==> design/flow/design.v <==
module length (
	input wire [31:0] op,
	output wire [5:0] op_length
);
assign op_length = (op[31:16] == 16'd0)? 
						(
							(op[15:8] == 8'd0)?
								(
									(op[7:4] == 4'd0)?
									(
										(op[3:2] == 2'd0)?
											(
												(op[1] == 1'd0)?op[0]:6'd2
											)
											:
											(
												(op[3] == 1'd0)?6'd3:6'd4
											)
									)
									:
									(
										(op[7:6] == 2'd0)?
											(
												(op[5] == 1'd0)?6'd5:6'd6
											)
											:
											(
												(op[7] == 1'd0)?6'd7:6'd8
											)
									)
								)
								:
								(
									(op[15:12] == 4'd0)?
									(
										(op[11:10] == 2'd0)?
											(
												(op[9] == 1'd0)?6'd9:6'd10
											)
											:
											(
												(op[11] == 1'd0)?6'd11:6'd12
											)
									)
									:
									(
										(op[15:14] == 2'd0)?
											(
												(op[13] == 1'd0)?6'd13:6'd14
											)
											:
											(
												(op[15] == 1'd0)?6'd15:6'd16
											)
									)
								) 
						)
						: 
						(
								(op[31:24] == 8'd0)?
								(
									(op[23:20] == 4'd0)?
									(
										(op[19:18] == 2'd0)?
											(
												(op[17] == 1'd0)?6'd17:6'd18
											)
											:
											(
												(op[19] == 1'd0)?6'd19:6'd20
											)
									)
									:
									(
										(op[23:22] == 2'd0)?
											(
												(op[21] == 1'd0)?6'd21:6'd22
											)
											:
											(
												(op[23] == 1'd0)?6'd23:6'd24
											)
									)
								)
								:
								(
									(op[31:28] == 4'd0)?
									(
										(op[27:26] == 2'd0)?
											(
												(op[25] == 1'd0)?6'd25:6'd26
											)
											:
											(
												(op[27] == 1'd0)?6'd27:6'd28
											)
									)
									:
									(
										(op[31:30] == 2'd0)?
											(
												(op[29] == 1'd0)?6'd29:6'd30
											)
											:
											(
												(op[31] == 1'd0)?6'd31:6'd32
											)
									)
								) 
						) ;
endmodule
module top(
		input wire [31:0] opa,
		input wire [31:0] opb,
		input wire start,
		input wire rst,
		input wire clk,
		output reg done,
		output reg [31:0] result
);
reg [2:0] current_state;
reg [2:0] next_state;
reg [31:0] regopa;
reg [31:0] regopb;
reg [5:0] length_diff_reg;
wire [5:0] length_opa;
wire [5:0] length_opb;
wire [5:0] length_diff;
wire [31:0] length_in_opa;
wire [31:0] length_in_opb;
parameter IDLE = 3'd0;
parameter INPUT = 3'd1;
parameter ADJUDICATE = 3'd2;
parameter CAMP_SWITCH = 3'd3;
parameter ALIGN = 3'd4;
parameter ABSOLUTE = 3'd5;
parameter OUTPUT = 3'd6;
parameter ZEROS = 32'd0;
parameter ZEROS_C = 7'b0; 
always @(posedge clk or negedge rst) begin : proc_current_state
	if(~rst) begin
		current_state <= IDLE;
	end else begin
		current_state <= next_state ;
	end
end
always @ * begin : proc_next_state
	case (current_state)
		IDLE:begin 
			if(start == 1) 
				next_state <= INPUT;
			else 
				next_state <= IDLE;			
		end
		INPUT:next_state <= ADJUDICATE;
		ADJUDICATE:begin 
			if(regopa == regopb || regopa == 0 || regopb == 0) begin
				next_state <= OUTPUT;
			end
			else begin 
				next_state <= CAMP_SWITCH;
			end
		end
		CAMP_SWITCH:next_state <= ALIGN;
		ALIGN:next_state <= ABSOLUTE;
		ABSOLUTE:next_state <= ADJUDICATE;
		OUTPUT:begin 
			if(start == 1) 
				next_state <= INPUT;
			else 
				next_state <= IDLE;
		end
		default : next_state <= IDLE;
	endcase
end
always @(posedge clk or negedge rst) begin : proc_regopa
	if(~rst) begin
		regopa <= ZEROS;
	end else begin
		case (next_state)
			IDLE:regopa <= ZEROS;
			INPUT:regopa <= opa;
			ADJUDICATE:regopa <= regopa;
			CAMP_SWITCH:begin 
				if(regopa < regopb) begin
					regopa <= regopb;
				end
				else begin 
					regopa <= regopa;
				end
			end
			ALIGN:regopa <= regopa;
			ABSOLUTE:begin 
				if (regopa >= regopb ) begin 
					regopa <= regopa - regopb;
				end
				else begin 
					regopa <= regopb - regopa;
				end
			end		
			default :regopa <= regopa;
		endcase		
	end
end
always @(posedge clk or negedge rst) begin : proc_regopb
	if(~rst) begin
		regopb <= ZEROS;
	end else begin
		case (next_state)
			IDLE:regopb <= ZEROS;
			INPUT:regopb <= opb;
			ADJUDICATE:regopb <= regopb;
			CAMP_SWITCH:begin 
				if(regopa < regopb) begin
					regopb <= regopa <<< length_diff;
				end
				else begin 
					regopb <= regopb <<< length_diff;
				end
			end
			ALIGN:regopb <= regopb ;
			ABSOLUTE:regopb <= regopb >>> length_diff_reg;
			default:regopb <= regopb;
		endcase		
	end
end
assign length_in_opa = regopa;
assign length_in_opb = regopb;
length cal_opa_length(.op(length_in_opa), .op_length(length_opa));
length cal_opp_length(.op(length_in_opb), .op_length(length_opb));
assign length_diff = (length_opa >= length_opb)? (length_opa - length_opb):(length_opb - length_opa);
always @(posedge clk or negedge rst) begin : proc_length_diff_reg
	if(~rst) begin
		length_diff_reg <= 0;
	end else begin
		case (next_state)
			CAMP_SWITCH:begin 
				length_diff_reg <= length_diff;
			end
			default : length_diff_reg <= length_diff_reg;
		endcase
	end
end
always @(posedge clk or negedge rst) begin : proc_result
	if(~rst) begin
		result <= ZEROS;
	end else begin
		case (next_state)
			OUTPUT:begin 
				if(regopa == regopb) begin 
					result <= regopa ;
				end
				else if (regopa == 0 ) begin
					result <=  regopb ;
				end
				else begin 
					result <= regopa ;
				end
			end
			default : begin 
				result <= result;
			end
		endcase
	end
end
always @(posedge clk or negedge rst) begin : proc_done
	if(~rst) begin
		done <= 1'b0;
	end else begin
		case (next_state)
			OUTPUT: begin 
				done <= 1'b1;
			end
			default : done <= 1'b0;
		endcase
	end
end
endmodule  
==> design/flow/run.sh <==
#!/bin/bash
# the make line also repeats each setting of config.mk as NAME=value (left out here)
make -C /OpenROAD-flow-scripts/flow DESIGN_CONFIG=/design/flow/config.mk WORK_HOME=/design/flow/orfs CLKGATE_MAP_FILE= finish
==> design/flow/config.mk <==
export PLATFORM = sky130hd
export DESIGN_NAME = top
export DESIGN_NICKNAME = top
export VERILOG_FILES = /design/flow/design.v
export SDC_FILE = /design/flow/constraint.sdc
export NUM_CORES = 4
export LEC_CHECK = 0
export CAP_MARGIN = 20
export CORE_MARGIN = 2
export CORE_UTILIZATION = 62
export SLEW_MARGIN = 20
==> design/flow/constraint.sdc <==
create_clock -name core_clock -period 6.39 [get_ports {clk}]
set_input_delay 1.2780 -clock core_clock [delete_from_list [all_inputs] [get_ports {clk}]]
set_output_delay 1.2780 -clock core_clock [all_outputs]
set_load 0.01 [all_outputs]
==> summary.txt, run 1 <==
Results of an implementation run.

Post-synth the commonest register cell is sky130_fd_sc_hd__dfrtp_1. For this run, the number of Yosys warnings is 1. Across all stage logs, warnings added up to 64. The synthesis stats list as the most numerous cell sky130_fd_sc_hd__nand2_1. Along the critical path, the tally of buffer and inverter instances is 3. Synthesis inferred 110 register bits.

The total length of routed wires is 56000 µm. The via count is 15200. For this run, the register share of the synthesized area comes to 0.207. The endpoint required time on the critical path is 6630 ps. After layout, the setup clock skew is reported as 19.6 ps. Setup repair after global routing left no endpoint under its margin. The kind of critical path is flop to flop.

The final timing report lists a hold violation count of 0. In this run the mean area of a mapped cell was 8.00 µm². The gate-level netlist out of Yosys references 90 unique cell types. Global routing finished with a remaining overflow of 0. The slowest stage of the critical path belongs to the cell sky130_fd_sc_hd__mux4_2. The final non-filler cell total is 1970. The fraction of post-synthesis cell area in the top cell type by area is 0.205.

The number of nets in the layout is 1834. The number of clock buffers added by TritonCTS is 9. The synthesized-area fraction occupied by ao, oa, aoi and oai cells is 0.275. By area the synthesized netlist is led by sky130_fd_sc_hd__dfrtp_1 (21%), sky130_fd_sc_hd__mux4_2 (9.8%), sky130_fd_sc_hd__ha_1 (7.0%).

The final total negative setup slack is 0 ps. The initial antenna violation count is 5. Once the clock tree was built, the setup fixing pass inserted 0 buffers. In the synthesized netlist, the number of instances is 1660. The total standard cell area after synthesis is 13300 µm².

The critical path startpoint category is a flop. In this run, the synthesized area fraction spent on and/or/nand/nor cells is recorded as 0.160.

The clock latency reported for the late side of the worst-skew pair is 380 ps. The register-to-register path setup slack is 390 ps. The launch point of the worst reg-to-reg path is regopb[11]$_DFFE_PN0P_. The area growth from synthesis to final layout is 12.4%. The share of the core area taken by cells at floorplan is 0.632. The first global-routing pass estimated 83600 µm of wire.

For this run, the slowest stage of the critical path takes 560 ps. The flow ran to the end and the layout has no timing, DRC or antenna violations. The finished layout reports a core utilization of 0.710.

The top cell family by delay on the critical path is AND-OR/OR-AND gates. On the final layout, the worst hold slack is 415 ps. The number of sinks on the clock net is 110. The die outline height is 150 µm. The initial DRC count is 2910.

The arrival time at the worst endpoint is 6240 ps. The synthesized netlist net count is 1805. The longest clock path from root to sink contains 2 buffers.

For reference, the mux area share after synthesis is 0.186. The pin count of the biggest net entering global routing is 68. The area of the multi-input gates is 9590 µm².

The final critical-path required period is 6000 ps. After routing the design area is 14900 µm². After synthesis, the most frequently instantiated cells are sky130_fd_sc_hd__nand2_1 (188), sky130_fd_sc_hd__a21oi_1 (155), sky130_fd_sc_hd__nor2_1 (133), sky130_fd_sc_hd__clkbuf_1 (111), sky130_fd_sc_hd__dfrtp_1 (109). The area recorded from the Yosys report for this design is 13300 µm². The first-pass detailed-route iteration total is 9. The die outline area is 22600 µm². The capture point of the worst register-to-register path is recorded as regopb[28]$_DFFE_PN0P_. At the end of routability-driven placement, the weighted congestion stood at 1.11. The post-route fraction of the period consumed by the critical path is 0.939. The slew at the pin with the worst max-slew slack is 1090 ps. Counting flops with a built-in enable in the synthesized netlist gives 0.

The number of global-route vias before repair is 14000. Of the total synthesized cell area, the portion taken by full adders, half adders and majority gates is 0.0757. The post-CTS hold buffer count recorded in the log is 0. The startpoint of the worst hold path is current_state[6]$_DFF_PN0_. The max-slew violation count is 0. The signal on the critical path passes through buf_4, nor4_1, and3_1, nand2_1, o221a_2, o21ai_0, inv_1, fa_1, a21o_1, a21oi_1, a31oi_1, mux2i_2, xor2_4, buf_4, mux4_2, mux2i_1, o21ai_0, a21oi_1, nand4_1. The tightest min-delay check is of the flop to flop type. The report gives the cell count of the worst hold path as 0. The total area of sequential cells is 2760 µm². The final setup violation count is 0. The routed design shows a via density per instance of 7.73.

After synthesis, the design contains 1660 cells according to Yosys. Total global-route track usage over all layers is 0.492. The TritonCTS clock tree is done. The area of the core is 21000 µm². According to the timing report, the critical path is captured at regopb[28]$_DFFE_PN0P_. In this run the horizontal extent of the chip is 150 µm.

The number of nets still failing antenna checks after routing is 0. 100 I/O pins were placed. The CTS root buffer is sky130_fd_sc_hd__clkbuf_16. The worst-case headroom to the max-slew limit is 0.273. The achievable frequency is 167 MHz.

The xor/xnor share of the synthesized area is 0.0203. After detailed routing, the average wire length per cell comes to 28.4 µm. STA classifies the critical path endpoint as a flop. Per the timing report, the biggest fanout along the worst path comes to 32. The layout filler cell count is 1655. The detailed-route DRC error count is 0. All stages included, the depth of the critical timing path comes to 19. The clock slew seen by the registers of the worst setup and hold paths is 100 ps.

The number of buffers inserted by port buffering is 99. The report puts the cell count of the worst reg-to-reg path at 19. The origin of the worst setup path is regopb[11]$_DFFE_PN0P_.

The H-tree was split into 3 levels. The synthesized design spends more area on one cell type than any other, namely sky130_fd_sc_hd__dfrtp_1. The HPWL after detailed placement is 41700 µm. The number of max-cap violations is 0. Per the detailed placement report, the placed cell area equals 14600 µm². For reference, the placement row count at floorplan is 53.

Yosys reported that registers with async set or reset make up 1.00. The synthesis run identifies the leading combinational cell family as AND-OR/OR-AND gates. STA shows the worst min-delay path finishing at current_state[1]$_DFF_PN0_. The total instance count after detailed placement is 1953.
==> per-layer routing <==
metal  vias to the layer above  GRT usage  wire length [µm]
met5                         -     0.0227               111
met4                         8      0.289              4350
met3                       414      0.185              9350
met2                      1547      0.703             22800
met1                      6994      0.632             19500
li1                       6266          -                 -
==> layout make-up <==
class,count,share of cell area
clock inverter,7,0.00612
inverter,106,0.0267
antenna,1,0.000168
tap,275,0.0231
clock buffer,9,0.0151
multi-input combinational,1295,0.643
timing repair buffer,167,0.102
sequential,110,0.185
==> metrics by stage <==
| stage | setup slack [ps] |
|---|---|
| after floorplan | 1210 |
| after global placement | 656 |
| after detailed placement | 493 |
| after CTS | 453 |
| after global routing | 48.1 |
| final | 391 |
==> what timing repair did <==
item	CTS	global route
setup endpoints to repair	0	1
hold endpoints to repair	0	0
gates resized	0	1
==> run 2: changes to the inputs <==
Settings changed: ABC_AREA set to 1, CAP_MARGIN 20 to 0, CORE_ASPECT_RATIO set to 1.93, CORE_UTILIZATION 62 to 56, CTS_CLUSTER_SIZE set to 40, GPL_TIMING_DRIVEN set to 0, MAX_ROUTING_LAYER set to met4, PLACE_DENSITY_LB_ADDON set to 0.14, SETUP_SLACK_MARGIN set to 0.99.
Clock period 6.39 ns to 8.0 ns, I/O delays scaled along.
==> run 2 against run 1 <==
Against the previous run:
- the flow now stops in 5_1_grt
- die size increased by 16%
- synthesized area increased by 4.7%
- synthesized cell count increased by 40%
==> summary.txt, run 2 <==
Results of an implementation run.

The total standard cell area after synthesis is 13900 µm² (+4.7%). The number of synthesized flops with an enable pin is 0 (unchanged). The cell taking the most area after synthesis is sky130_fd_sc_hd__dfrtp_1. The number of sinks on the clock net came to 110 (unchanged). The flow did not finish.

The floorplan-stage core utilization is 0.567 (-0.0649). The floorplan row count was 80 (+51%). The HPWL after detailed placement came to 60400 µm (+45%). The tool reported: "[ERROR GRT-0116] Global routing finished with congestion. Check the congestion regions in the DRC Viewer". The area of the core is 24500 µm² (+17%). The count of cell types in the netlist is 63 (-30%). The main logic family after synthesis is simple AND/OR/NAND/NOR gates. The number of placed I/O pins is 100 (unchanged). By area the synthesized netlist is led by sky130_fd_sc_hd__dfrtp_1 (20%), sky130_fd_sc_hd__nand2_1 (19%), sky130_fd_sc_hd__nand3_1 (11%). The routability congestion estimate was 1.30 (+18%).

The maximum clock insertion buffer count is 2 (unchanged). The die outline area is 26200 µm² (+16%). The total instance count after detailed placement is 2747 (+41%).

The cts-stage hold buffer count is 0 (unchanged). The total global-route track usage is 0.688. The chip area from the yosys synthesis statistics is 13900 µm² (+4.7%). The post-place setup slack came to 2370 ps (+1880 ps). The adder and majority cell fraction of the synthesized area is 0.0724 (-0.00338). The post-CTS resize count came to 0 (unchanged).

It got as far as 5_1_grt and failed there. The number of buffers inserted by port buffering came to 99 (unchanged). The post-synthesis instance total was 2319 (+40%). The basic-gate share of the synthesized area counting and, or, nand and nor cells is 0.386 (+0.226). The multiplexer fraction of the synthesized cell area is 0.00864 (-0.177). The total of flip-flops plus latches after synthesis is 110 (unchanged).

In the synthesized netlist, the cells that appear most often are sky130_fd_sc_hd__nand2_1 (691), sky130_fd_sc_hd__nand3_1 (300), sky130_fd_sc_hd__inv_1 (218), sky130_fd_sc_hd__o21ai_0 (203), sky130_fd_sc_hd__nor2_1 (160). The cell sitting at the root of the clock tree is a sky130_fd_sc_hd__clkbuf_16. The synthesized-area fraction occupied by ao, oa, aoi and oai cells is 0.203 (-0.0716). The die width is 117 µm (-22%).

The warning count from the yosys run came to 1 (unchanged). The die outline height was 223 µm (+48%). The leftover overflow at the end of global routing is 250. The fraction of post-synthesis cell area in the top cell type by area was 0.196 (-0.00917). The synthesized netlist net count is 2464 (+37%). The per-instance average area after synthesis was 5.99 µm² (-25%). The post-synthesis cell count from yosys is 2319 (+40%). The most used flip-flop cell after synthesis is sky130_fd_sc_hd__dfrtp_1. The xor/xnor share of the synthesized area is 0.0246 (+0.00422). The number of buffers created by CTS came to 9 (unchanged). The total number of H-tree levels is 3 (unchanged).

The share of synthesized area occupied by flip-flops and latches came to 0.198 (-0.00926). Among all cell types in the netlist, the one instantiated most often is sky130_fd_sc_hd__nand2_1. The buffers inserted during post-CTS setup optimization was 0 (unchanged). The fraction of registers with async set/reset was 1.00 (unchanged).
## run 2: through the flow
step / area (µm²) / utilization
after floorplan: 13900 / -
after global placement: 15300 / 0.624
after detailed placement: 15300 / 0.625
after CTS: 15600 / 0.638
## run 2: routing by layer
layer  GRT usage  overflow
met5           -         -
met4       0.737        86
met3       0.412         4
met2       0.919       158
met1       0.644         2
==> run 3: changes to the inputs <==
Settings changed: ABC_AREA 1 to unset, CAP_MARGIN 0 to 20, CORE_ASPECT_RATIO 1.93 to unset, CORE_UTILIZATION 56 to 40, CTS_CLUSTER_SIZE 40 to unset, GPL_TIMING_DRIVEN 0 to unset, MAX_ROUTING_LAYER met4 to unset, PLACE_DENSITY_LB_ADDON 0.14 to unset, SETUP_SLACK_MARGIN 0.99 to unset.
Clock period 8.0 ns to 9.64 ns, I/O delays scaled along.
==> run 3 against run 2 <==
Against the previous run:
- the run now finishes clean
- synthesized cell count fell by 28%
- synthesized area fell by 4.5%
- die size rose by 33%
==> summary.txt, run 3 <==
Results of an implementation run.

The endpoint class of the critical path is a flop. Per the detail_route report, the via count comes to 14000. The CTS root buffer is sky130_fd_sc_hd__clkbuf_16.

The post-route fraction of the period consumed by the critical path is 0.712. The count of cell types in the netlist is 90 (+43%). The number of placed I/O pins is 100 (unchanged). The die outline area was 34700 µm² (+33%).

The buffers inserted during post-CTS setup optimization is 0 (unchanged). Per STA, the endpoint of the critical path is regopb[24]$_DFFE_PN0P_. The number of synthesized flops with an enable pin is 0 (unchanged). The synthesized netlist net count is 1805 (-27%). The worst hold path was traced through 0 stages. The number of buffers inserted by port buffering is 99 (unchanged). The most used flip-flop cell after synthesis is sky130_fd_sc_hd__dfrtp_1. The first-pass detailed-route iteration total is 12. After layout, the minimum clock period comes to 6860 ps. The biggest area contributor in the post-synthesis netlist is sky130_fd_sc_hd__dfrtp_1.

The OpenROAD report gives the critical path a required time of 9910 ps. The post-CTS resize count is 0 (unchanged). The critical path is of the flop to flop type. The worst-case clock skew is 16.7 ps. The script logs the ratio of routed vias to standard cells as 6.68. The max-slew violation count is 0. The routability congestion estimate is 0.983 (-25%). The area of all placed cells without fillers is 14900 µm². The arrival time at the worst endpoint is 7140 ps. Across the run, the number of max-cap violations was 0. The number of nets still failing antenna checks after routing is 0. The total length of routed wires is 58100 µm.

Setup repair after global routing left no endpoint under its margin. The capture point of the worst register-to-register path is recorded as regopb[24]$_DFFE_PN0P_. Counting cells, the worst reg-to-reg path comes to 18. The flow ran to the end and the layout has no timing, DRC or antenna violations.

The post-synthesis instance total came to 1660 (-28%). Counting endpoints that fail hold in the final report gives 0. The warning count from the yosys run was 1 (unchanged). The chip area from the yosys synthesis statistics is 13300 µm² (-4.5%).

The number of global-route vias before repair is 13000. Looking at the reg2reg group, the worst path starts from regopb[24]$_DFFE_PN0P_. The xor/xnor share of the synthesized area is 0.0203 (-0.00422). The most critical min-delay path falls under flop to flop. The top cell family by delay on the critical path is simple AND/OR/NAND/NOR gates.

The total number of H-tree levels is 3 (unchanged). The HPWL after detailed placement came to 43900 µm (-27%). The final total negative setup slack is 0 ps.

The synthesized-area fraction occupied by ao, oa, aoi and oai cells is 0.275 (+0.0716). The number of sinks on the clock net is 110 (unchanged). The fraction of registers with async set/reset is 1.00 (unchanged). The maximum net fanout on the critical path is 30.

The finished layout reports a core utilization of 0.456. In the routed design, unresolved DRC markers number 0. The most critical hold endpoint after final layout shows a slack of 395 ps. Static timing analysis puts the maximum clock frequency at 146 MHz. TritonCTS built the clock tree. The floorplan row count is 66 (-18%). The multiplexer fraction of the synthesized cell area is 0.186 (+0.177).

The origin of the worst setup path is regopb[24]$_DFFE_PN0P_. The floorplan-stage core utilization was 0.407 (-0.160).

The adder and majority cell fraction of the synthesized area is 0.0757 (+0.00338). The synthesis run shows the most used standard cells to be sky130_fd_sc_hd__nand2_1 (188), sky130_fd_sc_hd__a21oi_1 (155), sky130_fd_sc_hd__nor2_1 (133), sky130_fd_sc_hd__clkbuf_1 (111), sky130_fd_sc_hd__dfrtp_1 (109). The most common cell in the synthesized netlist is sky130_fd_sc_hd__nand2_1. The per-instance average area after synthesis is 8.00 µm² (+33%). The final antenna diode tally reported by the flow is 0. In this run, the number of DRC markers left after iteration 0 of detailed routing was 2009. The total global-route track usage is 0.336.

The die outline height was 186 µm (-16%). Entering global routing, the biggest net connects 70 pins. The area of the core is 32600 µm² (+33%). The slew at the pin with the worst max-slew slack is 1140 ps. The startpoint of the worst hold path is current_state[6]$_DFF_PN0_. The synthesis run identifies the leading combinational cell family as AND-OR/OR-AND gates.

The post-synthesis cell count from yosys was 1660 (-28%). On the critical path, the stage with the largest delay is an instance of sky130_fd_sc_hd__nor4b_1. The cts-stage hold buffer count is 0 (unchanged). The area growth from synthesis to final layout is 12.0%.

The number of buffers created by CTS is 9 (unchanged). The fraction of post-synthesis cell area in the top cell type by area is 0.205 (+0.00917). The basic-gate share of the synthesized area counting and, or, nand and nor cells is 0.160 (-0.226). The worst pin sits at a relative slew slack of 0.232.

The tally of OpenROAD warnings is 62. The register-to-register path setup slack is 2780 ps. The worst min-delay path endpoint is current_state[1]$_DFF_PN0_. For reference, the top cells by area after synthesis are sky130_fd_sc_hd__dfrtp_1 (21%), sky130_fd_sc_hd__mux4_2 (9.8%), sky130_fd_sc_hd__ha_1 (7.0%).

The buffering stage count on the worst path with inverters included is 3. The global-route wire length before repair is 86100 µm. The total of flip-flops plus latches after synthesis is 110 (unchanged).

The largest single stage delay on the critical path is 1000 ps. The number of gates on the worst path with buffers counted is 18. The average wire per standard cell is 27.6 µm. The share of synthesized area occupied by flip-flops and latches came to 0.207 (+0.00926).

In the CTS report, the clock slew at the register clock pins of the worst setup and hold paths is listed as 90 ps. The initial antenna violation count came to 1. The die width is 186 µm (+59%). In this run the critical path is formed by nor3_1, nand3_1, nor4b_1, o211ai_1, o211a_1, inv_1, ha_1, buf_4, nand4_1, a31oi_1, mux2i_1, xor2_4, buf_4, mux4_2, mux2i_1, nor2_1, a2111oi_1, o21ai_1. In the final report, the number of endpoints failing setup comes to 0. The clock latency reported for the late side of the worst-skew pair is 390 ps.

STA classifies the critical path startpoint as a flop. The leftover overflow at the end of global routing is 0. The final layout report lists a filler cell count of 3271. The standard cell area after detailed placement is 14600 µm² (-5.1%).

The maximum clock insertion buffer count is 2 (unchanged). The total standard cell area after synthesis was 13300 µm² (-4.5%). The number of nets in the layout is 1801.
[run 3: cell type report]
type	count	area, µm²	area share
clock inverter	6	86.3	0.00581
tap	442	553	0.0372
timing repair buffer	134	1250	0.0841
sequential	110	2760	0.185
inverter	106	398	0.0268
clock buffer	10	229	0.0154
multi-input combinational	1295	9600	0.645
[run 3: layer usage]
layer  track usage  wire length [µm]  vias up
met2         0.497             24700      916
met1         0.482             24800     6797
met5             0                 0        -
li1              -                 -     6194
met4         0.110              1920        0
met3        0.0802              6650      134
[run 3: per-stage QoR]
step	cells	setup slack (ps)
6_report	2103	2780
5_1_grt	2103	2340
4_1_cts	2103	2940
3_5_place_dp	2087	2960
3_3_place_gp	2087	3110
2_1_floorplan	1660	4460
==> run 4: changes to the inputs <==
Settings changed: SETUP_SLACK_MARGIN set to -0.23.
Clock period 9.64 ns to 6.26 ns, I/O delays scaled along.
==> run 4 against run 3 <==
Against the previous run:
- still clean on timing, DRC and antenna
- non-clock buffer count is 51 higher
- register-to-register slack worse by 2200 ps
- sequential cell count stayed put
- critical path type unchanged
==> summary.txt, run 4 <==
Results of an implementation run.

The final core utilization is 0.468 (+0.0117). The pin count of the biggest net entering global routing is 66 (-5.7%). The number of sinks on the clock net was 110 (unchanged). The via count is 14400 (+2.5%).

The floorplan row count is 66 (unchanged). Among the non-sequential cells, AND-OR/OR-AND gates take the most area. The number of placed I/O pins is 100 (unchanged). The post-synthesis cell count from yosys is 1660 (unchanged). The post-CTS resize count is 0 (unchanged). The floorplan-stage core utilization is 0.407 (unchanged). The adder and majority cell fraction of the synthesized area is 0.0757 (unchanged). The xor/xnor share of the synthesized area was 0.0203 (unchanged). The number of nets in the layout was 1852 (+2.8%). The buffering stage count on the worst path with inverters included is 4 (+1). The routability congestion estimate is 1.00 (+1.8%). The warning count from the yosys run is 1 (unchanged). The slew at the pin with the worst max-slew slack is 973 ps (-164 ps).

The area of the core is 32600 µm² (unchanged). sky130_fd_sc_hd__nand2_1 is the most common cell in the netlist. The fraction of registers with async set/reset is 1.00 (unchanged).

The count of cell types in the netlist is 90 (unchanged). The maximum clock insertion buffer count is 2 (unchanged). The arrival time at the worst endpoint is 5980 ps (-1160 ps).

Setup repair after global routing left no endpoint under its margin. The cell depth of the worst min-delay path is 0 (unchanged). The HPWL after detailed placement is 46000 µm (+4.7%). The critical path's most frequent cell is sky130_fd_sc_hd__buf_4. The number of buffers created by CTS is 9 (unchanged).

The final critical-path required period is 5720 ps (-1140 ps). For hold timing, the worst endpoint is current_state[1]$_DFF_PN0_. The total standard cell area after synthesis is 13300 µm² (unchanged). The worst stage delay on the critical path was 700 ps (-300 ps).

The initial DRC count is 2068 (+2.9%). The total global-route track usage is 0.347 (+0.0111). The die outline height came to 186 µm (unchanged). The destination of the critical timing path is regopb[31]$_DFFE_PN0P_.

The first-pass detailed-route iteration total was 9 (-3). The total number of H-tree levels is 3 (unchanged). The layout filler cell count is 3292 (+0.64%). The tally of OpenROAD warnings is 62 (unchanged). The achievable frequency is 175 MHz (+20%). The detailed-route DRC error count is 0 (unchanged). The area growth from synthesis to final layout is 14.8%. The flow ran to the end and the layout has no timing, DRC or antenna violations. The average wire per standard cell was 28.1 µm (+1.6%). The number of synthesized flops with an enable pin is 0 (unchanged). Yosys attributes the largest share of cell area to sky130_fd_sc_hd__dfrtp_1 (21%), sky130_fd_sc_hd__mux4_2 (9.8%), sky130_fd_sc_hd__ha_1 (7.0%). The post-synthesis instance total was 1660 (unchanged). The share of synthesized area occupied by flip-flops and latches is 0.207 (unchanged). The leftover overflow at the end of global routing is 0 (unchanged). The TritonCTS clock tree is done. The ratio of routed vias to standard cells is 6.68 (about the same). The cell with the largest stage delay on the worst path is sky130_fd_sc_hd__or4b_2. The synthesized netlist net count is 1805 (unchanged). The initial antenna violation count is 2 (+1).

The chip area from the yosys synthesis statistics is 13300 µm² (unchanged). The synthesis run shows the most used standard cells to be sky130_fd_sc_hd__nand2_1 (188), sky130_fd_sc_hd__a21oi_1 (155), sky130_fd_sc_hd__nor2_1 (133), sky130_fd_sc_hd__clkbuf_1 (111), sky130_fd_sc_hd__dfrtp_1 (109). The cts-stage hold buffer count is 0 (unchanged). The number of buffers inserted by port buffering came to 99 (unchanged). The origin of the worst setup path is regopb[27]$_DFFE_PN0P_.

The signal on the critical path passes through nor3_1, nand3_1, or4b_2, o21ai_0, inv_1, fa_1, a21o_1, a21oi_1, a31oi_1, mux2i_1, buf_4, xor2_4, buf_4, buf_4, mux2i_1, o32ai_1, or4_1. In this design, the largest share of critical-path delay is due to simple AND/OR/NAND/NOR gates. For the worst reg-to-reg path, the endpoint reported by OpenROAD is regopb[31]$_DFFE_PN0P_. The cell count of the worst reg-to-reg path was 17 (-1). The buffers inserted during post-CTS setup optimization was 0 (unchanged).

The endpoint class of the critical path is a flop. The endpoint required time on the critical path is 6510 ps (-3400 ps). The count of final hold-check violations is 0 (unchanged). The CTS root buffer is sky130_fd_sc_hd__clkbuf_16.

The total of flip-flops plus latches after synthesis is 110 (unchanged). The final total negative setup slack was 0 ps (unchanged). The clock latency reported for the late side of the worst-skew pair is 390 ps (about the same). The final setup violation count came to 0 (unchanged).

The number of gates on the worst path with buffers counted came to 17 (-1). The basic-gate share of the synthesized area counting and, or, nand and nor cells is 0.160 (unchanged). The antenna diode instance count is 0 (unchanged). The clock slew seen by the registers of the worst setup and hold paths is 90 ps (about the same).

The post-route fraction of the period consumed by the critical path is 0.914 (+0.202). The path type of the worst min-delay path is flop to flop. The worst-case clock skew was 17.2 ps (+0.467 ps). The critical path startpoint category is a flop. The max-slew violation count is 0 (unchanged). The multiplexer fraction of the synthesized cell area is 0.186 (unchanged). The startpoint of the worst hold path is current_state[6]$_DFF_PN0_. The number of max-cap violations was 0 (unchanged). The global-route wire length before repair is 88700 µm (+3.0%).

The worst-case headroom to the max-slew limit is 0.352 (+0.120). The per-instance average area after synthesis came to 8.00 µm² (unchanged). The number of global-route vias before repair is 13400 (+3.3%).

The die width is 186 µm (unchanged). In this run the critical register-to-register path is launched from regopb[27]$_DFFE_PN0P_. The biggest area contributor in the post-synthesis netlist is sky130_fd_sc_hd__dfrtp_1.

The register-to-register path setup slack is 540 ps (-2240 ps). The total length of routed wires is 60400 µm (+4.1%). The maximum net fanout on the critical path was 17 (-43%). The die outline area is 34700 µm² (unchanged).

The most used flip-flop cell after synthesis is sky130_fd_sc_hd__dfrtp_1. Looking at the setup timing report, the critical path kind is flop to flop. The fraction of post-synthesis cell area in the top cell type by area was 0.205 (unchanged). The number of nets still failing antenna checks after routing is 0 (unchanged). The synthesized-area fraction occupied by ao, oa, aoi and oai cells is 0.275 (unchanged).
## run 4: cell type report
| type | count | area [µm²] | area share |
|---|---|---|---|
| repair buffers | 185 | 1630 | 0.107 |
| multi-input cells | 1295 | 9600 | 0.630 |
| clock inverters | 7 | 86.3 | 0.00566 |
| inverters | 106 | 398 | 0.0261 |
| clock buffers | 9 | 225 | 0.0148 |
| flip-flops and latches | 110 | 2760 | 0.181 |
| well taps | 442 | 553 | 0.0363 |
## run 4: per-stage QoR
stage	setup slack (ps)	hold slack [ps]	std cells	area [µm²]
finish	536	405	2154	15200
global route	206	420	2154	15200
CTS	607	412	2154	15200
detailed placement	638	392	2138	14900
global placement	698	373	2137	14900
floorplan	1080	367	1660	13300
## run 4: per-layer routing
metal | track usage | share of wire | vias up
li1 | - | - | 6283
met1 | 0.494 | 0.42 | 7012
met2 | 0.517 | 0.43 | 941
met3 | 0.0866 | 0.11 | 149
met4 | 0.108 | 0.035 | 4
met5 | 0 | 0.00040 | -
==> run 5: changes to the inputs <==
Settings changed: ABC_AREA set to 1, CAP_MARGIN 20 to 40, CORE_ASPECT_RATIO set to 1.74, CORE_UTILIZATION 40 to 72, CTS_CLUSTER_DIAMETER set to 393, CTS_CLUSTER_SIZE set to 98, HOLD_SLACK_MARGIN set to 0.29, PLACE_DENSITY_LB_ADDON set to 0.08, SETUP_SLACK_MARGIN -0.23 to 0.8.
Clock period 6.26 ns to 2.72 ns, I/O delays scaled along.
==> run 5 against run 4 <==
Against the previous run:
- the flow now stops in 4_1_cts
- synthesized area increased by 4.7%
- synthesized cell count rose by 40%
- die size down 41%
==> summary.txt, run 5 <==
Results of an implementation run.

The count of cell types in the netlist is 63 (-30%). The number of synthesized flops with an enable pin came to 0 (unchanged). The floorplan-stage core utilization is 0.727 (+0.320). The standard cell area after detailed placement is 18500 µm² (+24%). The floorplan row count is 67 (+1.5%). The synthesized-area fraction occupied by ao, oa, aoi and oai cells is 0.203 (-0.0716). The most used standard cell by instance count after synthesis is sky130_fd_sc_hd__nand2_1. The fraction of post-synthesis cell area in the top cell type by area is 0.196 (-0.00917). The die outline height is 187 µm (+0.58%). The routability congestion estimate is 1.30 (+30%). In the synthesized netlist, the cells that appear most often are sky130_fd_sc_hd__nand2_1 (691), sky130_fd_sc_hd__nand3_1 (300), sky130_fd_sc_hd__inv_1 (218), sky130_fd_sc_hd__o21ai_0 (203), sky130_fd_sc_hd__nor2_1 (160). The chip area from the yosys synthesis statistics was 13900 µm² (+4.7%). The multiplexer fraction of the synthesized cell area is 0.00864 (-0.177). The xor/xnor share of the synthesized area is 0.0246 (+0.00422). The synthesized netlist net count is 2464 (+37%). The main logic family after synthesis is simple AND/OR/NAND/NOR gates.

The post-place setup slack is -1380 ps (-2020 ps). The number of placed I/O pins is 100 (unchanged). The adder and majority cell fraction of the synthesized area was 0.0724 (-0.00338). The post-synthesis instance total came to 2319 (+40%). The total of flip-flops plus latches after synthesis is 110 (unchanged).

The cell taking the most area after synthesis is sky130_fd_sc_hd__dfrtp_1. The main area contributors are sky130_fd_sc_hd__dfrtp_1 (20%), sky130_fd_sc_hd__nand2_1 (19%), sky130_fd_sc_hd__nand3_1 (11%). The fraction of registers with async set/reset was 1.00 (unchanged). The area of the core was 19100 µm² (-41%). The HPWL after detailed placement was 61600 µm (+34%). The basic-gate share of the synthesized area counting and, or, nand and nor cells is 0.386 (+0.226).

The most used flip-flop cell after synthesis is sky130_fd_sc_hd__dfrtp_1. The die outline area was 20500 µm² (-41%). The total standard cell area after synthesis is 13900 µm² (+4.7%). The die width is 109 µm (-41%). The per-instance average area after synthesis is 5.99 µm² (-25%). The number of buffers inserted by port buffering is 99 (unchanged). The share of synthesized area occupied by flip-flops and latches is 0.198 (-0.00926). The first error in the log reads "[ERROR DPL-0038] Utilization greater than 100%, impossible to legalize".

The flow did not finish. It got as far as 4_1_cts and failed there. The post-synthesis cell count from yosys is 2319 (+40%). The warning count from the yosys run is 1 (unchanged).
==> run 5: per-stage QoR <==
step	hold WS, ps	cells
3_3_place_gp	363	3017
2_1_floorplan	248	2319
3_5_place_dp	391	3017
==> run 6: changes to the inputs <==
Settings changed: ABC_AREA 1 to unset, CAP_MARGIN 40 to 20, CORE_ASPECT_RATIO 1.74 to unset, CORE_UTILIZATION 72 to 64, CTS_CLUSTER_DIAMETER 393 to unset, CTS_CLUSTER_SIZE 98 to unset, HOLD_SLACK_MARGIN 0.29 to unset, PLACE_DENSITY_LB_ADDON 0.08 to unset, SETUP_SLACK_MARGIN 0.8 to unset.
Clock period 2.72 ns to 4.74 ns, I/O delays scaled along.
==> run 6 against run 5 <==
Against the previous run:
- the layout now fails its checks (negative setup slack)
- die size is 7.0% higher
- synthesized area fell by 4.5%
- synthesized cell count fell by 28%
==> summary.txt, run 6 <==
Results of an implementation run.

The die outline area is 21900 µm² (+7.0%). The post-synthesis instance total is 1660 (-28%).

The number of synthesized flops with an enable pin is 0 (unchanged). The maximum clock insertion buffer count is 2.

The worst setup path is captured at a flop. The chip area from the yosys synthesis statistics came to 13300 µm² (-4.5%). The HPWL after detailed placement is 41700 µm (-32%).

After routing the design area is 16100 µm². The post-synthesis cell count from yosys is 1660 (-28%). The end of the worst register-to-register path is regopb[28]$_DFFE_PN0P_.

Pins over their slew limit in the final report were tallied at 0. The layout checks failed on negative setup slack. The later pin in the worst-skew pair is clocked with a latency of 380 ps.

The number of global-route vias before repair is 14200. The leftover overflow at the end of global routing is 0.

The most used standard cell by instance count after synthesis is sky130_fd_sc_hd__nand2_1. From the final report, the count of setup violators was given as 4. The total standard cell area after synthesis is 13300 µm² (-4.5%). The total length of routed wires is 56400 µm. The basic-gate share of the synthesized area counting and, or, nand and nor cells was 0.160 (-0.226). Yosys reports that the most numerous cell types are sky130_fd_sc_hd__nand2_1 (188), sky130_fd_sc_hd__a21oi_1 (155), sky130_fd_sc_hd__nor2_1 (133), sky130_fd_sc_hd__clkbuf_1 (111), sky130_fd_sc_hd__dfrtp_1 (109). Measured against its own limit, the worst slew margin works out to 0.331.

The main area contributors are sky130_fd_sc_hd__dfrtp_1 (21%), sky130_fd_sc_hd__mux4_2 (9.8%), sky130_fd_sc_hd__ha_1 (7.0%). The logs give a warning total of 65. The fraction of post-synthesis cell area in the top cell type by area is 0.205 (+0.00917). The buffering stage count on the worst path with inverters included is 6. The main logic family after synthesis is AND-OR/OR-AND gates. The destination of the critical timing path is regopb[28]$_DFFE_PN0P_.

The critical path startpoint category is a flop. TritonCTS created 9 clock buffers. The standard cell area after detailed placement is 15300 µm² (-17%). The top cell family by delay on the critical path is AND-OR/OR-AND gates. The number of nets still failing antenna checks after routing is 0. Summing over every cut layer, the via total after detailed routing is 15600. The number of sinks on the clock net is 110. The first-pass detailed-route iteration total is 9. The cell with the largest stage delay on the worst path is sky130_fd_sc_hd__mux4_2.

The final core utilization is 0.793. The initial antenna violation count was 8. The number of buffers inserted by port buffering is 99 (unchanged). Looking at the hold checks, the worst path lands on current_state[1]$_DFF_PN0_. According to the finish report, the design has a final net count of 1937. The worst-case clock skew is 14.5 ps.

The floorplan row count is 52 (-22%). In the hold timing report, the worst path depth is 0. The timing report lists the critical path depth as 23 cells.

The count of final hold-check violations is 0. The per-instance average area after synthesis was 8.00 µm² (+33%). The fraction of registers with async set/reset is 1.00 (unchanged). For the worst min-delay path, the startpoint reported by OpenROAD is current_state[6]$_DFF_PN0_. The timing report gives the biggest stage delay along the critical path as 490 ps. The routability congestion estimate is 1.15 (-12%). The arrival time at the worst endpoint is 5120 ps.

Entering global routing, the biggest net connects 66 pins. The total of flip-flops plus latches after synthesis is 110 (unchanged). The cell count of the worst reg-to-reg path is 23. The synthesized netlist net count was 1805 (-27%). The multiplexer fraction of the synthesized cell area came to 0.186 (+0.177). Looking at the cell usage after synthesis, the top flip-flop cell is sky130_fd_sc_hd__dfrtp_1. For the pin with the worst max-slew slack, the measured transition is 1000 ps. The area of the core is 20300 µm² (+6.2%). The clock slew seen by the registers of the worst setup and hold paths is 90 ps. The adder and majority cell fraction of the synthesized area is 0.0757 (+0.00338). The synthesized-area fraction occupied by ao, oa, aoi and oai cells is 0.275 (+0.0716). The die outline height is 148 µm (-21%). The xor/xnor share of the synthesized area came to 0.0203 (-0.00422). The count of cell types in the netlist is 90 (+43%). The layout filler cell count is 1440.

Per the run report, area growth between synthesis and finish was 21.2%. Of all cell types, the one taking the most synthesized area is sky130_fd_sc_hd__dfrtp_1. The total global-route track usage is 0.499. The final critical-path required period is 4870 ps. Looking at the clock tree report, the H-tree level count equals 3. The die width came to 148 µm (+35%). The endpoint required time on the critical path is 4990 ps. According to the timing report, the critical path is launched from regopb[13]$_DFFE_PN0P_.

The most critical min-delay path falls under flop to flop. The violation tally recorded at the end of detailed-routing iteration 0 is 2679.

The smallest setup slack after layout is -133 ps. The average wire per standard cell is 27.3 µm. Static timing analysis puts the maximum clock frequency at 205 MHz.

The final timing summary puts the cycle share of the worst path at 1.03. The TritonCTS clock tree is done. The run finished, with violations left. The register-to-register path setup slack is -130 ps. The floorplan-stage core utilization was 0.654 (-0.0731). The CTS root buffer is sky130_fd_sc_hd__clkbuf_16.

The kind of critical path is flop to flop. In this run the worst path has a maximum fanout of 11. The global-route wire length before repair is 83600 µm. In the routed design, unresolved DRC markers number 0.

The share of synthesized area occupied by flip-flops and latches was 0.207 (+0.00926). For the worst reg-to-reg path, the startpoint reported by OpenROAD is regopb[13]$_DFFE_PN0P_. The warning count from the yosys run was 1 (unchanged). The cts-stage hold buffer count is 0. The run reported a max-capacitance violation count of 0.

Listed in order, past its start point the critical path passes nor4_2, buf_4, and3_1, o21ai_1, o211ai_1, o211a_1, ha_2, inv_1, fa_2, a21o_1, a21oi_4, a31oi_4, mux2i_2, buf_4, xor2_4, buf_12, buf_12, buf_16, mux4_2, mux2i_1, o21ai_1, a21oi_1, nand4_1. The routed design shows a via density per instance of 7.57. Setup repair after global routing could not meet its margin everywhere. The number of placed I/O pins was 100 (unchanged).
## run 6: per-stage QoR
stage               TNS [ps]  setup slack [ps]  instances  hold slack (ps)
global route           -3610              -339       2067              434
floorplan                  0              80.4       1660              367
detailed placement     -2080              -256       2033              398
CTS                        0            0.0431       2050              414
global placement           0              88.8       2033              376
finish                  -221              -133       2068              417
## run 6: timing repair
action	CTS	global route
cloned	0	1
endpoints found under the setup margin	22	33
setup buffers	1	16
gates resized	7	52
pin swaps	1	24
## run 6: metal layers
layer / global-route usage / share of wire / wire (µm)
met5: 0 / 0.0013 / 76
met4: 0.255 / 0.079 / 4440
met3: 0.206 / 0.18 / 10000
met2: 0.722 / 0.41 / 23000
met1: 0.643 / 0.34 / 18900
## run 6: cell type report
cell class	count	area (µm²)	share of cell area
Antenna cell	1	2.50	0.000155
Sequential cell	110	2760	0.171
Inverter	106	398	0.0247
Timing Repair Buffer	270	2400	0.149
Tap cell	270	338	0.0210
Multi-Input combinational cell	1295	9900	0.615
Clock inverter	7	77.6	0.00482
Clock buffer	9	225	0.0140
==> run 7: changes to the inputs <==
Settings changed: ABC_AREA set to 1, CELL_PAD_IN_SITES_GLOBAL_PLACEMENT set to 1, CORE_UTILIZATION 64 to 40, GPL_TIMING_DRIVEN set to 0, SLEW_MARGIN 20 to 25, TNS_END_PERCENT set to 95.
Clock period 4.74 ns to 7.0 ns, I/O delays scaled along.
==> run 7 against run 6 <==
Against the previous run:
- the run now finishes clean
- hold slack got worse by 19 ps
- clock-buffer cell count increased by 2
- global-route usage decreased by 9.0 points
- cell count up 40%
- synthesized cell count grew 40%
- non-clock buffer count decreased by 59
==> summary.txt, run 7 <==
Results of an implementation run.

The total length of routed wires was 74600 µm (+32%). The total standard cell area after synthesis came to 13900 µm² (+4.7%). The post-synthesis instance total came to 2319 (+40%).

The run finished with no timing, DRC or antenna violations. The post-place setup slack is 1480 ps (+1740 ps). The cell depth of the worst min-delay path is 0 (unchanged). The maximum net fanout on the critical path was 10 (-1).

The die outline height came to 190 µm (+29%). The worst-case clock skew is 13.9 ps (-0.610 ps). The total of flip-flops plus latches after synthesis is 110 (unchanged). The achievable frequency is 176 MHz (-14%).

The CTS root buffer is sky130_fd_sc_hd__clkbuf_16. The area growth from synthesis to final layout is 13.5%. The number of synthesized flops with an enable pin was 0 (unchanged).

The endpoint required time on the critical path is 7320 ps (+2330 ps). The count of cell types in the netlist is 63 (-30%). The initial antenna violation count came to 1 (-7). The most used flip-flop cell after synthesis is sky130_fd_sc_hd__dfrtp_1. The adder and majority cell fraction of the synthesized area came to 0.0724 (-0.00338). The launch point of the worst reg-to-reg path is regopb[14]$_DFFE_PN0P_. The xor/xnor share of the synthesized area is 0.0246 (+0.00422). The number of buffers inserted by port buffering is 99 (unchanged). Setup repair after global routing left no endpoint under its margin.

The startpoint identified for the worst hold timing path is current_state[6]$_DFF_PN0_. The final setup violation count was 0 (-4). The final critical-path required period is 5690 ps (+814 ps). The detailed-route DRC error count is 0 (unchanged). The HPWL after detailed placement is 61200 µm (+47%). The ratio of routed vias to standard cells is 6.06 (-20%). The TritonCTS clock tree is done. The number of placed I/O pins is 100 (unchanged).

The via count is 17500 (+12%). The post-synthesis cell count from yosys came to 2319 (+40%). The endpoint class of the critical path is a flop. The kind of critical path is flop to flop. The clock slew seen by the registers of the worst setup and hold paths came to 90 ps (about the same).

The synthesized-area fraction occupied by ao, oa, aoi and oai cells was 0.203 (-0.0716). By count the netlist is led by sky130_fd_sc_hd__nand2_1 (691), sky130_fd_sc_hd__nand3_1 (300), sky130_fd_sc_hd__inv_1 (218), sky130_fd_sc_hd__o21ai_0 (203), sky130_fd_sc_hd__nor2_1 (160). The die outline area was 36300 µm² (+65%). The floorplan row count is 68 (+31%). The warning count from the yosys run came to 1 (unchanged). The number of global-route vias before repair is 16800 (+19%). The clock latency reported for the late side of the worst-skew pair is 410 ps (+30 ps).

The basic-gate share of the synthesized area counting and, or, nand and nor cells is 0.386 (+0.226). The final non-filler cell total is 2892 (+40%). The cts-stage hold buffer count is 0 (unchanged). The slew at the pin with the worst max-slew slack came to 1080 ps (+75.8 ps). The global-route wire length before repair is 107000 µm (+29%). The floorplan-stage core utilization came to 0.404 (-0.250).

The buffers inserted during post-CTS setup optimization is 0 (-1). The per-instance average area after synthesis came to 5.99 µm² (-25%). The maximum clock insertion buffer count is 2 (unchanged). The chip area from the yosys synthesis statistics is 13900 µm² (+4.7%). The number of nets still failing antenna checks after routing is 0 (unchanged). The buffering stage count on the worst path with inverters included is 7 (+1). The fraction of registers with async set/reset came to 1.00 (unchanged). The cell count of the worst reg-to-reg path is 22 (-4.3%). The area of the core is 34400 µm² (+69%).

The largest individual stage delay along the critical path comes from the cell sky130_fd_sc_hd__dfrtp_1. Sorting the synthesis cell report by count puts at the top sky130_fd_sc_hd__nand2_1. The destination of the critical timing path is regopb[5]$_DFFE_PN0P_. The critical path goes through inv_2, nand2_2, nor3_4, nand3_1, nor2_1, inv_1, a221oi_1, inv_1, a31oi_1, ha_1, inv_1, fa_1, nand3_1, nand3_2, inv_1, nand2_1, nand2_1, inv_1, nor2_2, buf_4, nand4_1, o2111ai_1. The number of max-cap violations was 0 (unchanged). By area the synthesized netlist is led by sky130_fd_sc_hd__dfrtp_1 (20%), sky130_fd_sc_hd__nand2_1 (19%), sky130_fd_sc_hd__nand3_1 (11%). The timing report attributes the biggest portion of critical-path delay to simple AND/OR/NAND/NOR gates. The critical path startpoint category is a flop. The register-to-register path setup slack is 1310 ps (+1450 ps).

The fraction of post-synthesis cell area in the top cell type by area is 0.196 (-0.00917). The leftover overflow at the end of global routing came to 0 (unchanged). The total number of H-tree levels is 3 (unchanged). Among the stages of the critical path, the cell type that occurs most often is sky130_fd_sc_hd__inv_1. The routability congestion estimate came to 1.05 (-8.7%). The count of final hold-check violations is 0 (unchanged). The post-route fraction of the period consumed by the critical path was 0.812 (-0.216). The smallest setup slack after layout was 1310 ps (+1450 ps). The first-pass detailed-route iteration total was 11 (+2). The arrival time at the worst endpoint is 6000 ps (+880 ps).

The synthesized netlist net count was 2464 (+37%). The die width came to 190 µm (+29%). The worst stage delay on the critical path was 610 ps (+120 ps). The max-slew violation count came to 0 (unchanged). The layout filler cell count is 3835 (+170%). The tally of OpenROAD warnings is 64 (-1.5%). The number of gates on the worst path with buffers counted is 22 (-4.3%).

The total global-route track usage is 0.409 (-0.0895). The worst-case headroom to the max-slew limit is 0.282 (-0.0491). The origin of the worst setup path is regopb[14]$_DFFE_PN0P_.

The share of synthesized area occupied by flip-flops and latches came to 0.198 (-0.00926). The path type of the worst min-delay path is flop to flop. The number of buffers created by CTS is 9 (unchanged). The post-CTS resize count is 0 (-7). The number of nets in the layout is 2575 (+33%). The worst min-delay path endpoint is current_state[1]$_DFF_PN0_. The pin count of the biggest net entering global routing is 81 (+23%). The multiplexer fraction of the synthesized cell area came to 0.00864 (-0.177).

Of the combinational cells, the family taking the most area is simple AND/OR/NAND/NOR gates. The end of the worst register-to-register path is regopb[5]$_DFFE_PN0P_. The initial DRC count came to 1908 (-29%).

The average wire per standard cell is 25.8 µm (-5.4%). The number of sinks on the clock net is 110 (unchanged). The total instance count after detailed placement is 2874 (+41%). The cell taking the most area after synthesis is sky130_fd_sc_hd__dfrtp_1.
==> run 7: per-layer routing <==
metal / global-route usage / up-vias / routed length, µm
met5: 0 / - / 0
met3: 0.0747 / 286 / 6410
li1: - / 7983 / -
met4: 0.300 / 0 / 6140
met2: 0.663 / 1012 / 33500
met1: 0.486 / 8257 / 28600
==> run 7: area by class of cell <==
class | count | area (µm²) | share of cell area
diodes | 2 | 5.00 | 0.000317
flip-flops and latches | 110 | 2750 | 0.174
plain buffers | 111 | 584 | 0.0370
clock inverters | 5 | 41.3 | 0.00262
well taps | 455 | 569 | 0.0361
multi-input cells | 1858 | 9660 | 0.612
clock buffers | 11 | 243 | 0.0154
inverters | 240 | 905 | 0.0573
repair buffers | 100 | 1020 | 0.0648
==> run 7: per-stage QoR <==
step                      utilization  hold WS (ps)  setup TNS (ps)  area (µm²)
after floorplan                     -           355               0       13900
after global placement          0.450           367          -19230       15500
after detailed placement        0.451           385               0       15500
after CTS                       0.459           396               0       15800
after global routing            0.459           408               0       15800
final                           0.459           398               0       15800
==> run 8: changes to the inputs <==
Settings changed: ABC_AREA 1 to unset, CELL_PAD_IN_SITES_GLOBAL_PLACEMENT 1 to unset, CORE_UTILIZATION 40 to 66, GPL_TIMING_DRIVEN 0 to unset, SETUP_SLACK_MARGIN set to -0.31, SLEW_MARGIN 25 to 20, TNS_END_PERCENT 95 to unset.
Clock period 7.0 ns to 4.04 ns, I/O delays scaled along.
==> run 8 against run 7 <==
Against the previous run:
- the flow now stops in 5_1_grt
- synthesized area fell by 4.5%
- synthesized cell count down 28%
- die size down 41%
==> summary.txt, run 8 <==
Results of an implementation run.

The HPWL after detailed placement is 44000 µm (-28%). The post-place setup slack is -785 ps (-2270 ps). The main area contributors are sky130_fd_sc_hd__dfrtp_1 (21%), sky130_fd_sc_hd__mux4_2 (9.8%), sky130_fd_sc_hd__ha_1 (7.0%). The total standard cell area after synthesis came to 13300 µm² (-4.5%). Sorting the Yosys area breakdown by cell type puts at the top sky130_fd_sc_hd__dfrtp_1. The synthesized-area fraction occupied by ao, oa, aoi and oai cells is 0.275 (+0.0716). The failing step is 5_1_grt. The synthesized netlist net count is 1805 (-27%). The basic-gate share of the synthesized area counting and, or, nand and nor cells was 0.160 (-0.226). The floorplan-stage core utilization is 0.678 (+0.274).

The tool reported: "[ERROR GRT-0232] Routing congestion too high. Check the congestion heatmap in the GUI". The fraction of registers with async set/reset came to 1.00 (unchanged). The total number of H-tree levels is 3 (unchanged). The count of cell types in the netlist is 90 (+43%). The multiplexer fraction of the synthesized cell area is 0.186 (+0.177). The run stopped with a tool error. The adder and majority cell fraction of the synthesized area is 0.0757 (+0.00338). The floorplan row count is 51 (-25%). The number of sinks on the clock net was 110 (unchanged). The area of the core is 19600 µm² (-43%). The chip area from the yosys synthesis statistics came to 13300 µm² (-4.5%).

The die outline height is 146 µm (-23%). The warning count from the yosys run is 1 (unchanged). The maximum clock insertion buffer count is 2 (unchanged). The xor/xnor share of the synthesized area is 0.0203 (-0.00422). The number of synthesized flops with an enable pin is 0 (unchanged).

The number of placed I/O pins is 100 (unchanged). The post-synthesis cell count from yosys is 1660 (-28%). The die width is 146 µm (-23%). The per-instance average area after synthesis is 8.00 µm² (+33%).

The routability congestion estimate is 1.25 (+19%). The share of synthesized area occupied by flip-flops and latches was 0.207 (+0.00926). The global route stage reports its total congestion overflow as 146. The most common cell in the synthesized netlist is sky130_fd_sc_hd__nand2_1.

The number of buffers inserted by port buffering was 99 (unchanged). The main logic family after synthesis is AND-OR/OR-AND gates. The post-synthesis instance total is 1660 (-28%). The die outline area is 21300 µm² (-41%). Ranked by instance count, the synthesized netlist is headed by sky130_fd_sc_hd__nand2_1 (188), sky130_fd_sc_hd__a21oi_1 (155), sky130_fd_sc_hd__nor2_1 (133), sky130_fd_sc_hd__clkbuf_1 (111), sky130_fd_sc_hd__dfrtp_1 (109). For this run, the leading register cell type out of synthesis is sky130_fd_sc_hd__dfrtp_1. The number of buffers created by CTS is 9 (unchanged). The total of flip-flops plus latches after synthesis is 110 (unchanged). The CTS root buffer is sky130_fd_sc_hd__clkbuf_16. The total global-route track usage is 0.872.

The fraction of post-synthesis cell area in the top cell type by area is 0.205 (+0.00917).
run 8: per-stage QoR:
| stage | hold WS, ps | TNS, ps | instance area [µm²] | utilization | std cells |
|---|---|---|---|---|---|
| floorplan | 367 | -7410 | 13400 | - | 1660 |
| global placement | 372 | -11190 | 16800 | 0.858 | 2211 |
| detailed placement | 408 | -19180 | 16800 | 0.858 | 2211 |
| CTS | 427 | -12670 | 17500 | 0.895 | 2238 |
run 8: per-layer routing:
metal  track usage  overflow
met1         0.880         0
met2         0.981        67
met3         0.767         2
met4         0.897        77
met5         0.395         0
run 8: repair_timing:
item                                    4_1_cts
setup buffers                                19
gates resized                                65
endpoints found under the setup margin       32
hold buffers                                  0
pin swaps                                    27
==> run 9: changes to the inputs <==
Settings changed: CAP_MARGIN 20 to 15, CELL_PAD_IN_SITES_DETAIL_PLACEMENT set to 1, CORE_MARGIN 2 to 5, CORE_UTILIZATION 66 to 58, MAX_ROUTING_LAYER set to met4, PLACE_DENSITY_LB_ADDON set to 0.13, SETUP_SLACK_MARGIN -0.31 to unset, SLEW_MARGIN 20 to 40.
Clock period 4.04 ns to 5.28 ns, I/O delays scaled along.
==> run 9 against run 8 <==
Against the previous run:
- the run again fails in 5_1_grt
- synthesized area is the same
- synthesized cell count unchanged
- die size grew 22%
==> summary.txt, run 9 <==
Results of an implementation run.

The flow did not finish. The flow halted during 5_1_grt. The tool reported: "[ERROR GRT-0232] Routing congestion too high. Check the congestion heatmap in the GUI". The basic-gate share of the synthesized area counting and, or, nand and nor cells came to 0.160 (unchanged).

The maximum clock insertion buffer count is 2 (unchanged). The area of the core was 22600 µm² (+15%). The number of placed I/O pins is 100 (unchanged).

The post-synthesis instance total is 1660 (unchanged). The floorplan row count came to 55 (+7.8%). The number of buffers inserted by port buffering was 99 (unchanged). Across every metal layer, demand over resource in global routing totals 0.980. The floorplan-stage core utilization was 0.588 (-0.0896). The post-synthesis cell count from yosys was 1660 (unchanged). The total standard cell area after synthesis was 13300 µm² (unchanged). The per-instance average area after synthesis is 8.00 µm² (unchanged). Sorting the synthesis cell report by count puts at the top sky130_fd_sc_hd__nand2_1.

The die outline area is 26000 µm² (+22%). The number of sinks on the clock net was 110 (unchanged). The chip area from the yosys synthesis statistics was 13300 µm² (unchanged). The tree is rooted in a sky130_fd_sc_hd__clkbuf_16.

The cell taking the most area after synthesis is sky130_fd_sc_hd__dfrtp_1. The total overflow left after global routing is 1294. The main logic family after synthesis is AND-OR/OR-AND gates. The main area contributors are sky130_fd_sc_hd__dfrtp_1 (21%), sky130_fd_sc_hd__mux4_2 (9.8%), sky130_fd_sc_hd__ha_1 (7.0%). The warning count from the yosys run is 1 (unchanged). Per the synth stats, the flop cell with the highest instance count is sky130_fd_sc_hd__dfrtp_1. The number of synthesized flops with an enable pin came to 0 (unchanged).

The xor/xnor share of the synthesized area is 0.0203 (unchanged). The adder and majority cell fraction of the synthesized area is 0.0757 (unchanged). The share of synthesized area occupied by flip-flops and latches is 0.207 (unchanged). The die width is 161 µm (+11%).

The fraction of registers with async set/reset is 1.00 (unchanged). The number of buffers created by CTS was 9 (unchanged). The routability congestion estimate is 1.12 (-10%). The total number of H-tree levels is 3 (unchanged). The total of flip-flops plus latches after synthesis is 110 (unchanged). The count of cell types in the netlist was 90 (unchanged). Counting instances in the post-synthesis netlist gives the leading cell types as sky130_fd_sc_hd__nand2_1 (188), sky130_fd_sc_hd__a21oi_1 (155), sky130_fd_sc_hd__nor2_1 (133), sky130_fd_sc_hd__clkbuf_1 (111), sky130_fd_sc_hd__dfrtp_1 (109). The die outline height is 161 µm (+11%). The cts-stage hold buffer count is 0 (unchanged). The fraction of post-synthesis cell area in the top cell type by area came to 0.205 (unchanged). The post-place setup slack is -241 ps (+544 ps). The HPWL after detailed placement was 55900 µm (+27%). The synthesized netlist net count is 1805 (unchanged). The multiplexer fraction of the synthesized cell area is 0.186 (unchanged). The synthesized-area fraction occupied by ao, oa, aoi and oai cells came to 0.275 (unchanged).
==> run 9: what timing repair did <==
item | in CTS
pin swaps | 4
setup endpoints to repair | 31
gates cloned | 0
gates resized | 27
setup buffers | 5
==> run 9: per-stage QoR <==
| stage | instances | instance area (µm²) |
|---|---|---|
| CTS | 2034 | 15500 |
| detailed placement | 2013 | 15000 |
| global placement | 2013 | 15000 |
| floorplan | 1660 | 13300 |
==> run 9: per-layer routing <==
metal  GRT usage  GRT overflow
met2        1.13           811
met4        1.03           350
met1       0.914            61
met3       0.859            72
met5           -             -
